## bitcruncher_dp
module bitcruncher_dp(
    input         clk,
    input         rst_n,
    input  [21:0] ctrl,             
    input  [15:0] MBR_in_memory,
    output [7:0]  MAR_out_memory,
    output [15:0] MBR_out_memory,
    output [7:0]  IR_out,
    output [3:0]  ALUflags
    );
Size in the first run: roughly 3400 cells after synthesis, roughly 91 flip-flops, about 76 I/O pins, ~0.024 mm² of cells after synthesis.
Settings: LEC_CHECK=0, ABC_AREA=1, CAP_MARGIN=20, CORE_ASPECT_RATIO=0.5, CORE_MARGIN=2, CORE_UTILIZATION=69, CTS_CLUSTER_DIAMETER=107, CTS_CLUSTER_SIZE=98, GPL_ROUTABILITY_DRIVEN=0, HOLD_SLACK_MARGIN=0.27, PLACE_DENSITY=0.42, SLEW_MARGIN=20, TNS_END_PERCENT=25; clock period 40.0 ns.
run.sh (not shown) runs the stock make flow with config.mk's settings and CLKGATE_MAP_FILE=.
Then changed:
Settings changed: ABC_AREA 1 to default, CORE_ASPECT_RATIO 0.5 to default, CORE_UTILIZATION 69 to 20, CTS_CLUSTER_DIAMETER 107 to default, CTS_CLUSTER_SIZE 98 to default, GPL_ROUTABILITY_DRIVEN 0 to default, HOLD_SLACK_MARGIN 0.27 to default, PLACE_DENSITY 0.42 to default, TNS_END_PERCENT 25 to default.
Clock period 40.0 ns to 49.5 ns, I/O delays scaled along.
Outcome: Final cell count grows by 14%; clock-buffer cell count stays the same; design area is higher by 1.7%; utilization is lower by 51 points; die size climbs to 3.2 times its value; synthesized cell count is lower by 15%.
Then changed:
Settings changed: ABC_AREA from default to 1, CORE_ASPECT_RATIO from default to 1.97, CORE_UTILIZATION 20 to 48, CTS_CLUSTER_DIAMETER from default to 107.
Clock period 49.5 ns to 40.0 ns, I/O delays scaled along.
=> Count of clock-buffer cells in the layout is unchanged; maximum frequency is higher by roughly a tenth; final area fell slightly; global-route usage is higher by 21 points.
Then changed:
Settings changed: CORE_ASPECT_RATIO 1.97 to 0.5, CORE_UTILIZATION 48 to 59, CTS_CLUSTER_SIZE from default to 97, GPL_ROUTABILITY_DRIVEN from default to 0, HOLD_SLACK_MARGIN from default to 0.27, PLACE_DENSITY from default to 0.42, TNS_END_PERCENT from default to 25.
What happened:
- die area shrinks by about a fifth
- critical path depth shrinks by 4

* * *

bitcruncher_dp again, from the RTL that the note above started with.
clock: 22.4 ns
lec_check: 0
abc_area: 1
cap_margin: 20
core_margin: 2
core_utilization: 72
cts_cluster_diameter: 357
place_density_lb_addon: 0.01
slew_margin: 20
tns_end_percent: 5
The first run stopped in 5_1_grt.
Next try:
ABC_AREA = default   (was 1)
CTS_CLUSTER_DIAMETER = default   (was 357)
CTS_CLUSTER_SIZE = 92   (was default)
PLACE_DENSITY = 0.37   (was default)
PLACE_DENSITY_LB_ADDON = default   (was 0.01)
TNS_END_PERCENT = default   (was 5)
clock period = 17.8 ns   (was 22.4 ns; I/O delays follow)
The new run ended with an error in 5_1_grt.
Die size fell by 4.1%.
Synthesized cell count fell by 15%.
Area after synthesis fell by 4.2%.
Next try:
ABC_AREA = 1   (was default)
CTS_CLUSTER_DIAMETER = 166   (was default)
CTS_CLUSTER_SIZE = 99   (was 92)
PLACE_DENSITY = 0.42   (was 0.37)
SETUP_SLACK_MARGIN = 2.59   (was default)
clock period = 28.9 ns   (was 17.8 ns; I/O delays follow)
Effect: The new run produced a clean layout; area after synthesis is higher by 4.3%; synthesized cell count is higher by 18%; die area is higher by about 4%.

* * *

The RTL this note starts from:
==> flow/design.v <==
`timescale 1ns / 1ps
module ALU_ACC(
    input         clk,
    input         rst_n,
    input         C8,     
    input         C9,     
    input         C13,    
    input         C15,    
    input         C16,    
    input         C17,    
    input         C18,    
    input         C19,    
    input         C20,    
    input         C21,    
    input  [15:0] BR_out,
    output [15:0] ALU_out,
    output reg [3:0] ALUflags  
    );
    reg [15:0] ACC;
    assign ALU_out = ACC;
    wire signed [15:0] sACC = ACC;
    wire signed [15:0] sBR  = BR_out;
    wire signed [31:0] prod = sACC * sBR;
    wire [16:0] sum  = {1'b0, ACC} + {1'b0, BR_out};
    wire [16:0] diff = {1'b0, ACC} - {1'b0, BR_out};
    wire [15:0] quot = (BR_out == 16'b0) ? 16'hFFFF : ACC / BR_out;
    reg  [15:0] res;
    always @(*) begin
        if (C17)      res = ACC >> 1;
        else if (C18) res = ACC << 1;
        else if (C19) res = ACC & BR_out;
        else if (C20) res = ACC | BR_out;
        else          res = ~ACC;
    end
    always @(posedge clk or negedge rst_n) begin
        if (!rst_n) begin
            ACC      <= 16'b0;
            ALUflags <= 4'b0;
        end
        else begin
            if (C8) begin
                ACC      <= 16'b0;
                ALUflags <= {1'b1, 3'b0};
            end
            else if (C9) begin
                ACC <= sum[15:0];
                ALUflags[3] <= (sum[15:0] == 16'b0);
                ALUflags[2] <= sum[16];
                ALUflags[1] <= (ACC[15] == BR_out[15]) && (sum[15] != ACC[15]);
                ALUflags[0] <= sum[15];
            end
            else if (C13) begin
                ACC <= diff[15:0];
                ALUflags[3] <= (diff[15:0] == 16'b0);
                ALUflags[2] <= (ACC < BR_out);
                ALUflags[1] <= (ACC[15] != BR_out[15]) && (diff[15] != ACC[15]);
                ALUflags[0] <= diff[15];
            end
            else if (C15) begin
                ACC <= prod[15:0];
                ALUflags[3] <= (prod[15:0] == 16'b0);
                ALUflags[2] <= 1'b0;
                ALUflags[1] <= (prod[31:16] != {16{prod[15]}});
                ALUflags[0] <= prod[15];
            end
            else if (C16) begin
                ACC <= quot;
                ALUflags[3] <= (quot == 16'b0);
                ALUflags[2] <= 1'b0;
                ALUflags[1] <= 1'b0;
                ALUflags[0] <= quot[15];
            end
            else if (C17 | C18 | C19 | C20 | C21) begin
                ACC <= res;
                ALUflags[3] <= (res == 16'b0);
                ALUflags[2] <= 1'b0;
                ALUflags[1] <= 1'b0;
                ALUflags[0] <= res[15];
            end
        end
    end
endmodule
`timescale 1ns / 1ps
    module BR(
    input clk,
    input rst_n,
    input C7,
    input [15:0] MBR_out,
    output [15:0] BR_out
    );
    reg [15:0] BRr;
    assign BR_out = BRr;
    always@(posedge clk or negedge rst_n) begin
        if(!rst_n) begin
            BRr <= 16'b0;
        end
        else begin
            if(C7) begin
                BRr <= MBR_out;  
            end
            else begin
                BRr <= BRr;
            end
        end
    end
endmodule
`timescale 1ns / 1ps
module IR(
    input clk,
    input rst_n,
    input C4,
    input [15:0] MBR_out,
    output [7:0] IR_out
    );
    reg [7:0] IRr;
    assign IR_out = IRr;
    always@(posedge clk or negedge rst_n) begin
        if(!rst_n) begin
            IRr <= 8'b0;
        end
        else begin
            if(C4) begin
                IRr <= MBR_out[15:8];
            end
            else begin
                IRr <= IRr;
            end
        end
    end
endmodule
`timescale 1ns / 1ps
module MAR(
    input clk,
    input rst_n,
    input C5,
    input C10,
    input [15:0] MBR_out,
    input [7:0] PC_out,
    output [7:0] MAR_out_memory
    );
    reg [7:0] MARr;
    assign MAR_out_memory = MARr;
    always@(posedge clk or negedge rst_n) begin
        if(!rst_n) begin
            MARr <= 8'b0;
        end
        else begin
            if(C5) begin
                MARr <= MBR_out[7:0];
            end
            else if(C10) begin
                MARr <= PC_out;
            end
            else begin
                MARr <= MARr;
            end
        end
    end
endmodule
`timescale 1ns / 1ps
module MBR(
    input clk,
    input rst_n,
    input C3,
    input C11,
    input C12,
    input [15:0] ALU_out,
    input [15:0] MBR_in_memory,
    output [15:0] MBR_out,
    output reg [15:0] MBR_out_memory
    );
    reg [15:0] MBRr;
    assign MBR_out = MBRr;
    always@(posedge clk or negedge rst_n) begin
        if(!rst_n) begin
            MBRr <= 16'b0;
        end
        else begin
            if(C3) begin
                MBRr <= MBR_in_memory;
            end
            else if(C12) begin
                MBRr <= ALU_out;
            end
            else begin
                MBRr <= MBRr;
            end
            if(C11) begin
                MBR_out_memory <= MBRr;
            end
        end
    end
endmodule
`timescale 1ns / 1ps
module PC(
    input clk,
    input rst_n,
    input C6,
    input C14,
    input [15:0] MBR_out,
    output [7:0] PC_out
    );
    reg [7:0] PCr;
    assign PC_out = PCr;
    always@(posedge clk or negedge rst_n) begin
        if(!rst_n) begin
            PCr <= 8'b0;
        end
        else begin
            if(C14) begin
                PCr <= MBR_out[15:8];  
            end
            else if(C6) begin
                PCr <= PCr + 1'b1;  
            end
            else begin
                PCr <= PCr;
            end
        end
    end
endmodule
`timescale 1ns / 1ps
module bitcruncher_dp(
    input         clk,
    input         rst_n,
    input  [21:0] ctrl,             
    input  [15:0] MBR_in_memory,
    output [7:0]  MAR_out_memory,
    output [15:0] MBR_out_memory,
    output [7:0]  IR_out,
    output [3:0]  ALUflags
    );
    wire [21:0] Control_Signals = ctrl;
    wire [15:0] MBR_out;
    wire [15:0] BR_out;
    wire [15:0] ALU_out;
    wire [7:0]  PC_out;
    MAR u_MAR(
    .clk     ( clk     ),
    .rst_n   ( rst_n   ),
    .C5      ( Control_Signals[5]  ),
    .C10     ( Control_Signals[10] ),
    .MBR_out ( MBR_out ),
    .PC_out  ( PC_out  ),
    .MAR_out_memory ( MAR_out_memory )
    );
    MBR u_MBR(
    .clk           ( clk           ),
    .rst_n         ( rst_n         ),
    .C3            ( Control_Signals[3]  ),
    .C11           ( Control_Signals[11] ),
    .C12           ( Control_Signals[12] ),
    .ALU_out       ( ALU_out       ),
    .MBR_in_memory ( MBR_in_memory ),
    .MBR_out       ( MBR_out       ),
    .MBR_out_memory ( MBR_out_memory )
    );
    ALU_ACC u_ALU_ACC(
    .clk     ( clk     ),
    .rst_n   ( rst_n   ),
    .C8      ( Control_Signals[8]  ),
    .C9      ( Control_Signals[9]  ),
    .C13     ( Control_Signals[13] ),
    .C15     ( Control_Signals[15] ),
    .C16     ( Control_Signals[16] ),
    .C17     ( Control_Signals[17] ),
    .C18     ( Control_Signals[18] ),
    .C19     ( Control_Signals[19] ),
    .C20     ( Control_Signals[20] ),
    .C21     ( Control_Signals[21] ),
    .BR_out  ( BR_out  ),
    .ALU_out ( ALU_out ),
    .ALUflags ( ALUflags )
    );
    PC u_PC(
    .clk     ( clk     ),
    .rst_n   ( rst_n   ),
    .C6      ( Control_Signals[6]  ),
    .C14     ( Control_Signals[14] ),
    .MBR_out ( MBR_out ),
    .PC_out  ( PC_out  )
    );
    IR u_IR(
    .clk     ( clk     ),
    .rst_n   ( rst_n   ),
    .C4      ( Control_Signals[4] ),
    .MBR_out ( MBR_out ),
    .IR_out  ( IR_out  )
    );
    BR u_BR(
    .clk     ( clk     ),
    .rst_n   ( rst_n   ),
    .C7      ( Control_Signals[7] ),
    .MBR_out ( MBR_out ),
    .BR_out  ( BR_out  )
    );
endmodule
export LEC_CHECK = 0
export ABC_AREA = 1
export CAP_MARGIN = 20
export CORE_ASPECT_RATIO = 1.38
export CORE_MARGIN = 2
export CORE_UTILIZATION = 72
export PLACE_DENSITY_LB_ADDON = 0.01
export SLEW_MARGIN = 20
export TNS_END_PERCENT = 5
create_clock -name core_clock -period 22.4 [get_ports {clk}]
The starting point did not get past global routing (5_1_grt).
Next try:
Settings changed: ABC_AREA 1 to not set, CORE_ASPECT_RATIO 1.38 to not set, CORE_UTILIZATION 72 to 40, PLACE_DENSITY_LB_ADDON 0.01 to not set, TNS_END_PERCENT 5 to not set.
Clock period 22.4 ns to 35.5 ns, I/O delays scaled along.
Result: Now the flow went through all stages and came out clean. Die area goes up by 71%. Synthesized cell count decreases by 15%. Area after synthesis shrinks by 4.2%.

* * *

RTL: the design.v shown in full above, as it stands there.
Settings: LEC_CHECK=0, ABC_AREA=1, CAP_MARGIN=20, CORE_MARGIN=2, CORE_UTILIZATION=66, CTS_CLUSTER_DIAMETER=166, CTS_CLUSTER_SIZE=99, PLACE_DENSITY=0.42, SETUP_SLACK_MARGIN=2.59, SLEW_MARGIN=20, TNS_END_PERCENT=10; clock period 19.9 ns.
The baseline ended with an error in global routing (5_1_grt) with GRT-0232.
Change:
--- a/flow/config.mk
+++ b/flow/config.mk
@@ -9,0 +10 @@
+export CORE_ASPECT_RATIO = 1.97
@@ -11,3 +12,3 @@
-export CORE_UTILIZATION = 66
-export CTS_CLUSTER_DIAMETER = 166
-export CTS_CLUSTER_SIZE = 99
+export CORE_UTILIZATION = 48
+export CTS_CLUSTER_DIAMETER = 107
+export CTS_CLUSTER_SIZE = 97
@@ -15 +15,0 @@
-export SETUP_SLACK_MARGIN = 2.59
@@ -17 +17 @@
-export TNS_END_PERCENT = 10
+export TNS_END_PERCENT = 15
==> flow/constraint.sdc (replaced) <==
create_clock -name core_clock -period 40.0 [get_ports {clk}]
set_input_delay 8.0000 -clock core_clock [delete_from_list [all_inputs] [get_ports {clk}]]
set_output_delay 8.0000 -clock core_clock [all_outputs]
set_load 0.01 [all_outputs]
The new run completed with no timing, DRC or antenna violations.
Synthesized cell count is unchanged.
Die size increases by 37%.
Synthesized area does not change.
Change:
==> flow/config.mk (replaced) <==
export PLATFORM = sky130hd
export DESIGN_NAME = bitcruncher_dp
export DESIGN_NICKNAME = bitcruncher_dp
export VERILOG_FILES = /design/flow/design.v
export SDC_FILE = /design/flow/constraint.sdc
export NUM_CORES = 4
export LEC_CHECK = 0
export CAP_MARGIN = 20
export CORE_MARGIN = 2
export CORE_UTILIZATION = 72
export PLACE_DENSITY_LB_ADDON = 0.01
export SLEW_MARGIN = 20
==> flow/constraint.sdc (replaced) <==
create_clock -name core_clock -period 26.0 [get_ports {clk}]
set_input_delay 5.2000 -clock core_clock [delete_from_list [all_inputs] [get_ports {clk}]]
set_output_delay 5.2000 -clock core_clock [all_outputs]
set_load 0.01 [all_outputs]
Outcome: Now the flow stopped in global routing (5_1_grt) (GRT-0232); die size falls by 36%; area after synthesis falls by 4.2%; synthesized cell count falls by 15%.

* * *

Starts from the design.v that is shown in full above.
make LEC_CHECK=0 CAP_MARGIN=20 CELL_PAD_IN_SITES_DETAIL_PLACEMENT=0 CORE_MARGIN=10 CORE_UTILIZATION=19 CTS_CLUSTER_DIAMETER=325 GPL_ROUTABILITY_DRIVEN=0 GPL_TIMING_DRIVEN=0 MAX_ROUTING_LAYER=met4 MIN_ROUTING_LAYER=met1 SETUP_SLACK_MARGIN=1.52 SLEW_MARGIN=20 finish   # period 32.0 ns
Change:
Settings changed: ABC_AREA from default to 1, CELL_PAD_IN_SITES_DETAIL_PLACEMENT 0 to default, CORE_MARGIN 10 to 2, CORE_UTILIZATION 19 to 72, CTS_CLUSTER_DIAMETER 325 to default, GPL_ROUTABILITY_DRIVEN 0 to default, GPL_TIMING_DRIVEN 0 to default, MIN_ROUTING_LAYER met1 to default, PLACE_DENSITY_LB_ADDON from default to 0.01, SETUP_SLACK_MARGIN 1.52 to default, TNS_END_PERCENT from default to 5.
Clock period 32.0 ns to 22.4 ns, I/O delays scaled along.
Effect:
- The new run failed in global routing
- synthesized cell count came out higher by 18%
- synthesized area went up by 4.3%
- die size is lower by 74%
Change:
Settings changed: ABC_AREA 1 to default, CORE_UTILIZATION 72 to 58, MAX_ROUTING_LAYER met4 to default, PLACE_DENSITY_LB_ADDON 0.01 to default, TNS_END_PERCENT 5 to default.
Clock period 22.4 ns to 35.5 ns, I/O delays scaled along.
The new run passed the timing, DRC and antenna checks.
Die area rises by about a fifth.
Synthesized cell count is lower by about a fifth.
Synthesized area drops by a few percent.

* * *

== run A ==
Starts from the design.v that is shown in full above.
Settings: LEC_CHECK=0, ABC_AREA=1, CAP_MARGIN=20, CORE_MARGIN=2, CORE_UTILIZATION=72, CTS_CLUSTER_DIAMETER=341, CTS_CLUSTER_SIZE=71, PLACE_DENSITY_LB_ADDON=0.01, SETUP_SLACK_MARGIN=3.89, SLEW_MARGIN=20, TNS_END_PERCENT=5; clock period 26.2 ns.
Run A: aborted in global routing (5_1_grt) (tool error)
Input-level comparison between run B and run A:
Settings: TNS_END_PERCENT removed (was 5); PLACE_DENSITY_LB_ADDON removed (was 0.01); CORE_UTILIZATION changed from 72 to 65; ABC_AREA removed (was 1); CTS_CLUSTER_SIZE removed (was 71); SETUP_SLACK_MARGIN removed (was 3.89).
--- outcome ---
Against run A, run B reports a cell area after technology mapping that is lower.
Standard cell area after detailed placement: higher on run B
Comparing run B and run A, the lower adder-cell share of the synthesized area was measured on run A.
Reported for run B and run A, maximum clock insertion buffer count turned out identical to the last digit.
The cell total in the yosys stat output of run B is lower than that of run A.
In run B the implementation completed, yet the final layout does not meet the checks, the culprit being setup timing.
The inputs of run C differ from those of run B as listed below.
Settings: CTS_CLUSTER_DIAMETER removed (was 341); TNS_END_PERCENT newly set to 5; ABC_AREA newly set to 1; CORE_UTILIZATION changed from 65 to 72; PLACE_DENSITY_LB_ADDON newly set to 0.01; the clock period (ns, I/O delays scaled along) changed from 26.2 to 27.0.
==> comparison <==
Run C reports a lower chip height than run B does. Between run B and run C, the flow reports total number of nets in the final design increasing by a few percent. Summary of run C and run B: one run falls short of a clean finish, namely run B. Although it ran to completion, run B produced a layout that fails the final checks because of setup timing. Delta (run C minus run B): worst slack on hold paths fell by 10 ps, ratio of routed vias to standard cells fell by about 10%. In run C the via total after detailed routing turned out 2,164 lower than in run B. From run B to run C the numbers moved as follows: final core utilization decreased by 5.5 points relative to the old numbers, worst setup slack grew by 4190 ps.
